==> flow/design.v (excerpt) <==
module organ_tone (
    input  logic        clk,
    input  logic        rst,
    input  logic [3:0]  SW,
    output logic        tone,
    output logic [15:0] lcd_freq
);
logic newclock;  
logic reset;  
logic [31:0]d;  
logic [31:0]desiredfreq;  
logic [23:0] LcdDisplay;  
logic [31:0] ScopeInfoB;  
getdesiredfreq getfreq (.clk(clk), .SW(SW[3:1]),.desiredfreq(desiredfreq),
.LcdDisplay(LcdDisplay),.LcdinfoDisplay(lcd_freq),.ScopeInfoB(ScopeInfoB));
counter counter1(.clk(clk), .reset(reset | rst), .Q(d));
clockdiv clockdiv1(.d(d),.desiredfreq(desiredfreq),.clk(clk),.rst(rst),.reset(reset),.newclock(newclock));
mux2 mux (.a(newclock), .b(1'b0),.sel(SW[0]),.out(tone));
endmodule
clock: 88.2 ns
lec_check: 0
cap_margin: 20
core_aspect_ratio: 0.5
core_margin: 2
core_utilization: 46
gpl_routability_driven: 0
max_routing_layer: met5
slew_margin: 20
tns_end_percent: 15
run.sh (not shown) runs the stock make flow with config.mk's settings and CLKGATE_MAP_FILE=.
Next try:
Settings changed: CORE_ASPECT_RATIO 0.5 to 1.84, GPL_ROUTABILITY_DRIVEN 0 to 1, PLACE_DENSITY set to 0.57, SETUP_SLACK_MARGIN set to 5.0, TNS_END_PERCENT 15 to not set.
Outcome:
- The new run went through all stages and came out clean
- register-to-register slack gets better by 280 ps
- design area goes up by 8.0%
- die size hardly moves
- routed wire length climbs by 32%
- maximum frequency rose by 3.6%
- count of clock-buffer cells in the layout went up by 1

* * *

== yarrow ==
The RTL this note starts from:
==> flow/design.v <==
`default_nettype none
module organ_tone (
    input  logic        clk,
    input  logic        rst,
    input  logic [3:0]  SW,
    output logic        tone,
    output logic [15:0] lcd_freq
);
logic newclock;  
logic reset;  
logic [31:0]d;  
logic [31:0]desiredfreq;  
logic [23:0] LcdDisplay;  
logic [31:0] ScopeInfoB;  
getdesiredfreq getfreq (.clk(clk), .SW(SW[3:1]),.desiredfreq(desiredfreq),
.LcdDisplay(LcdDisplay),.LcdinfoDisplay(lcd_freq),.ScopeInfoB(ScopeInfoB));
counter counter1(.clk(clk), .reset(reset | rst), .Q(d));
clockdiv clockdiv1(.d(d),.desiredfreq(desiredfreq),.clk(clk),.rst(rst),.reset(reset),.newclock(newclock));
mux2 mux (.a(newclock), .b(1'b0),.sel(SW[0]),.out(tone));
endmodule
module counter(input logic clk, input logic reset, output logic [31:0] Q);
always_ff @ (posedge (clk))
begin 
	if (reset)
		begin
		Q<=32'b1;
		end
	else
		Q<=Q+32'b1;
end
endmodule
module clockdiv (input logic [31:0] d,input logic [31:0] desiredfreq,input logic clk, input logic rst, output logic reset, output logic newclock);
always_ff @ (posedge (clk))
begin
	if (rst)
		begin
		newclock<=1'b0;
		reset<=1'b0;
		end
	else if (d==((32'd25000000/(desiredfreq))-32'd1))
		begin
		newclock<=1'b1;
		end
	else if (d>=((32'd50000000/(desiredfreq))-32'b1))
		begin
		newclock<=1'b0;
		reset<=1'b1;
		end
	else
		begin
		newclock<= newclock;
		reset<=1'b0;
		end
end
endmodule
module getdesiredfreq (
input logic clk, 
input logic [2:0] SW,
output logic [31:0] desiredfreq, 
output logic [23:0] LcdDisplay,
output logic [15:0] LcdinfoDisplay,
output logic [31:0] ScopeInfoB);
parameter character_0 =8'h30;
parameter character_1 =8'h31;
parameter character_2 =8'h32;
parameter character_3 =8'h33;
parameter character_4 =8'h34;
parameter character_5 =8'h35;
parameter character_6 =8'h36;
parameter character_7 =8'h37;
parameter character_8 =8'h38;
parameter character_9 =8'h39;
parameter character_A =8'h41;
parameter character_B =8'h42;
parameter character_C =8'h43;
parameter character_D =8'h44;
parameter character_E =8'h45;
parameter character_F =8'h46;
parameter character_G =8'h47;
parameter character_H =8'h48;
parameter character_I =8'h49;
parameter character_J =8'h4A;
parameter character_K =8'h4B;
parameter character_L =8'h4C;
parameter character_M =8'h4D;
parameter character_N =8'h4E;
parameter character_O =8'h4F;
parameter character_P =8'h50;
parameter character_Q =8'h51;
parameter character_R =8'h52;
parameter character_S =8'h53;
parameter character_T =8'h54;
parameter character_U =8'h55;
parameter character_V =8'h56;
parameter character_W =8'h57;
parameter character_X =8'h58;
parameter character_Y =8'h59;
parameter character_Z =8'h5A;
parameter character_lowercase_a= 8'h61;
parameter character_lowercase_b= 8'h62;
parameter character_lowercase_c= 8'h63;
parameter character_lowercase_d= 8'h64;
parameter character_lowercase_e= 8'h65;
parameter character_lowercase_f= 8'h66;
parameter character_lowercase_g= 8'h67;
parameter character_lowercase_h= 8'h68;
parameter character_lowercase_i= 8'h69;
parameter character_lowercase_j= 8'h6A;
parameter character_lowercase_k= 8'h6B;
parameter character_lowercase_l= 8'h6C;
parameter character_lowercase_m= 8'h6D;
parameter character_lowercase_n= 8'h6E;
parameter character_lowercase_o= 8'h6F;
parameter character_lowercase_p= 8'h70;
parameter character_lowercase_q= 8'h71;
parameter character_lowercase_r= 8'h72;
parameter character_lowercase_s= 8'h73;
parameter character_lowercase_t= 8'h74;
parameter character_lowercase_u= 8'h75;
parameter character_lowercase_v= 8'h76;
parameter character_lowercase_w= 8'h77;
parameter character_lowercase_x= 8'h78;
parameter character_lowercase_y= 8'h79;
parameter character_lowercase_z= 8'h7A;
parameter character_colon = 8'h3A;           
parameter character_stop = 8'h2E;            
parameter character_semi_colon = 8'h3B;    
parameter character_minus = 8'h2D;          
parameter character_divide = 8'h2F;          
parameter character_plus = 8'h2B;           
parameter character_comma = 8'h2C;           
parameter character_less_than = 8'h3C;     
parameter character_greater_than = 8'h3E;  
parameter character_equals = 8'h3D;          
parameter character_question = 8'h3F;       
parameter character_dollar = 8'h24;          
parameter character_space=8'h20;            
parameter character_exclaim=8'h21;           
always_comb
	case(SW[2:0])
	3'b000: 
		begin
		desiredfreq=32'd523; 
		LcdDisplay={character_D,character_O,character_space}; 
		LcdinfoDisplay=16'h0523;
		ScopeInfoB={character_S,character_0,character_0,character_0};
		end
	3'b001: 
		begin 
		desiredfreq=32'd587; 
		LcdDisplay={character_R,character_E,character_space}; 
		LcdinfoDisplay=16'h0587;
		ScopeInfoB={character_S,character_0,character_0,character_1};
		end
	3'b010: 
		begin 
		desiredfreq=32'd659; 
		LcdDisplay={character_M, character_E,character_space}; 
		LcdinfoDisplay=16'h0659;
		ScopeInfoB={character_S,character_0,character_1,character_0};
		end
	3'b011: 
		begin 
		desiredfreq=32'd698; 
		LcdDisplay={character_F, character_A,character_space}; 
		LcdinfoDisplay=16'h0698;
		ScopeInfoB={character_S,character_0,character_1,character_1};
		end
	3'b100: 
		begin 
		desiredfreq=32'd783; 
		LcdDisplay={character_S, character_O,character_space}; 
		LcdinfoDisplay=16'h0783;
		ScopeInfoB={character_S,character_1,character_0,character_0};
		end
	3'b101: 
		begin 
		desiredfreq=32'd880; 
		LcdDisplay={character_L, character_A,character_space}; 
		LcdinfoDisplay=16'h0880;
		ScopeInfoB={character_S,character_1,character_0,character_1};
		end
	3'b110: 
		begin 
		desiredfreq=32'd987; 
		LcdDisplay={character_T, character_I,character_space};
		LcdinfoDisplay=16'h0987;
		ScopeInfoB={character_S,character_1,character_1,character_0};
		end
	3'b111: 
		begin 
		desiredfreq=32'd1046; 
		LcdDisplay={character_D, character_O, character_2};
		LcdinfoDisplay=16'h1046;
		ScopeInfoB={character_S,character_1,character_1,character_1};
		end
	default:
		begin 
		desiredfreq=32'd1000; 
		LcdDisplay={character_N, character_O,character_space};		
		LcdinfoDisplay=16'h1000;
		ScopeInfoB={character_S,character_lowercase_z,character_lowercase_z,character_lowercase_z};
		end 
	endcase
endmodule
module mux2 (input logic a, input logic b, input logic sel, output logic out);
assign out=sel?a:b;
endmodule
==> flow/config.mk <==
export PLATFORM = sky130hd
export DESIGN_NAME = organ_tone
export DESIGN_NICKNAME = organ_tone
export VERILOG_FILES = /design/flow/design.v
export SDC_FILE = /design/flow/constraint.sdc
export NUM_CORES = 4
export LEC_CHECK = 0
export ABC_AREA = 1
export CAP_MARGIN = 20
export CORE_MARGIN = 2
export CORE_UTILIZATION = 72
export PLACE_DENSITY = 0.38
export SLEW_MARGIN = 20
==> flow/constraint.sdc <==
create_clock -name core_clock -period 139.0 [get_ports {clk}]
set_input_delay 27.8000 -clock core_clock [delete_from_list [all_inputs] [get_ports {clk}]]
set_output_delay 27.8000 -clock core_clock [all_outputs]
set_load 0.01 [all_outputs]
The following lists how nickel was set up differently from yarrow:
--- a/flow/config.mk
+++ b/flow/config.mk
@@ -6,8 +6,6 @@
 export NUM_CORES = 4
 export LEC_CHECK = 0
-export ABC_AREA = 1
 export CAP_MARGIN = 20
 export CORE_MARGIN = 2
-export CORE_UTILIZATION = 72
-export PLACE_DENSITY = 0.38
+export CORE_UTILIZATION = 40
 export SLEW_MARGIN = 20
==> flow/constraint.sdc <==
create_clock -name core_clock -period 97.1 [get_ports {clk}]
set_input_delay 19.4200 -clock core_clock [delete_from_list [all_inputs] [get_ports {clk}]]
set_output_delay 19.4200 -clock core_clock [all_outputs]
set_load 0.01 [all_outputs]
### Flow results
- nickel completed every stage of the flow, and the final layout passed the timing, design-rule and antenna checks.
- In nickel, area added between synthesis and finish is higher than in yarrow.
- nickel vs yarrow: synthesized netlist cell count down by more than 10%
- nickel vs yarrow, width of the die went up by about 30%.
- Comparing nickel and yarrow, area after synthesis is higher on yarrow.
Input changes introduced in fjord (baseline for comparison: nickel):
--- a/flow/config.mk
+++ b/flow/config.mk
@@ -6,6 +6,7 @@
 export NUM_CORES = 4
 export LEC_CHECK = 0
+export ABC_AREA = 1
 export CAP_MARGIN = 20
 export CORE_MARGIN = 2
-export CORE_UTILIZATION = 40
+export CORE_UTILIZATION = 71
 export SLEW_MARGIN = 20
==> flow/constraint.sdc <==
create_clock -name core_clock -period 70.5 [get_ports {clk}]
set_input_delay 14.1000 -clock core_clock [delete_from_list [all_inputs] [get_ports {clk}]]
set_output_delay 14.1000 -clock core_clock [all_outputs]
set_load 0.01 [all_outputs]
Going from nickel to fjord, sum of routed wire length over all layers went down about 4%.
Source of the critical timing path = SW[1]: nickel; source of the critical timing path = SW[2]: fjord
Input changes introduced in quartz (baseline for comparison: fjord):
--- a/flow/config.mk
+++ b/flow/config.mk
@@ -6,7 +6,6 @@
 export NUM_CORES = 4
 export LEC_CHECK = 0
-export ABC_AREA = 1
 export CAP_MARGIN = 20
 export CORE_MARGIN = 2
-export CORE_UTILIZATION = 71
+export CORE_UTILIZATION = 56
 export SLEW_MARGIN = 20
==> flow/constraint.sdc <==
create_clock -name core_clock -period 70.7 [get_ports {clk}]
set_input_delay 14.1400 -clock core_clock [delete_from_list [all_inputs] [get_ports {clk}]]
set_output_delay 14.1400 -clock core_clock [all_outputs]
set_load 0.01 [all_outputs]
Findings:
- quartz had finished all stages when the layout checks came back failing, citing negative setup slack.
- Diff quartz and fjord: placed wire-length estimate after detailed placement higher in quartz
- Floorplan check, quartz vs fjord: die outline larger in quartz
- Against fjord, quartz reports a wire length on met1 that is higher.
- Compared with fjord, quartz shows a delay contributed by the slowest stage of the critical path that is 0.16 ns higher.
- Via count delta (quartz − fjord): unfavourable
- Layout overhead on the synthesized area: quartz vs fjord up 34 points
- Wire length: quartz > fjord
- quartz vs fjord, main logic family after synthesis: AND-OR/OR-AND gates vs simple AND/OR/NAND/NOR gates
- Higher global-route usage was reported by fjord, not quartz.
Relative to quartz, the following input files were edited for juniper:
--- a/flow/config.mk
+++ b/flow/config.mk
@@ -6,6 +6,8 @@
 export NUM_CORES = 4
 export LEC_CHECK = 0
+export ABC_AREA = 1
 export CAP_MARGIN = 20
 export CORE_MARGIN = 2
-export CORE_UTILIZATION = 56
+export CORE_UTILIZATION = 58
+export CTS_CLUSTER_DIAMETER = 362
 export SLEW_MARGIN = 20
==> flow/constraint.sdc <==
create_clock -name core_clock -period 57.6 [get_ports {clk}]
set_input_delay 11.5200 -clock core_clock [delete_from_list [all_inputs] [get_ports {clk}]]
set_output_delay 11.5200 -clock core_clock [all_outputs]
set_load 0.01 [all_outputs]
## What came out
juniper | ERROR | global routing (5_1_grt). The lower area inside the core boundary came out of quartz. Post-synth area from yosys stat, juniper vs quartz: up by a few percent. For the cell area after technology mapping, juniper came in 2900 sq um higher than quartz did. From quartz to juniper the numbers moved as follows: height of the chip up about 1%; instance count after placement with tap cells included higher; HPWL after detailed placement increased by 2.0% relative to the old numbers; cell count listed in synth_stat.txt increased by about 32% relative to the old numbers. Delta(number of placement rows, juniper - quartz) > 0. When juniper is set beside quartz, its buffer count from post-CTS setup fixing turns out to be 65% larger.
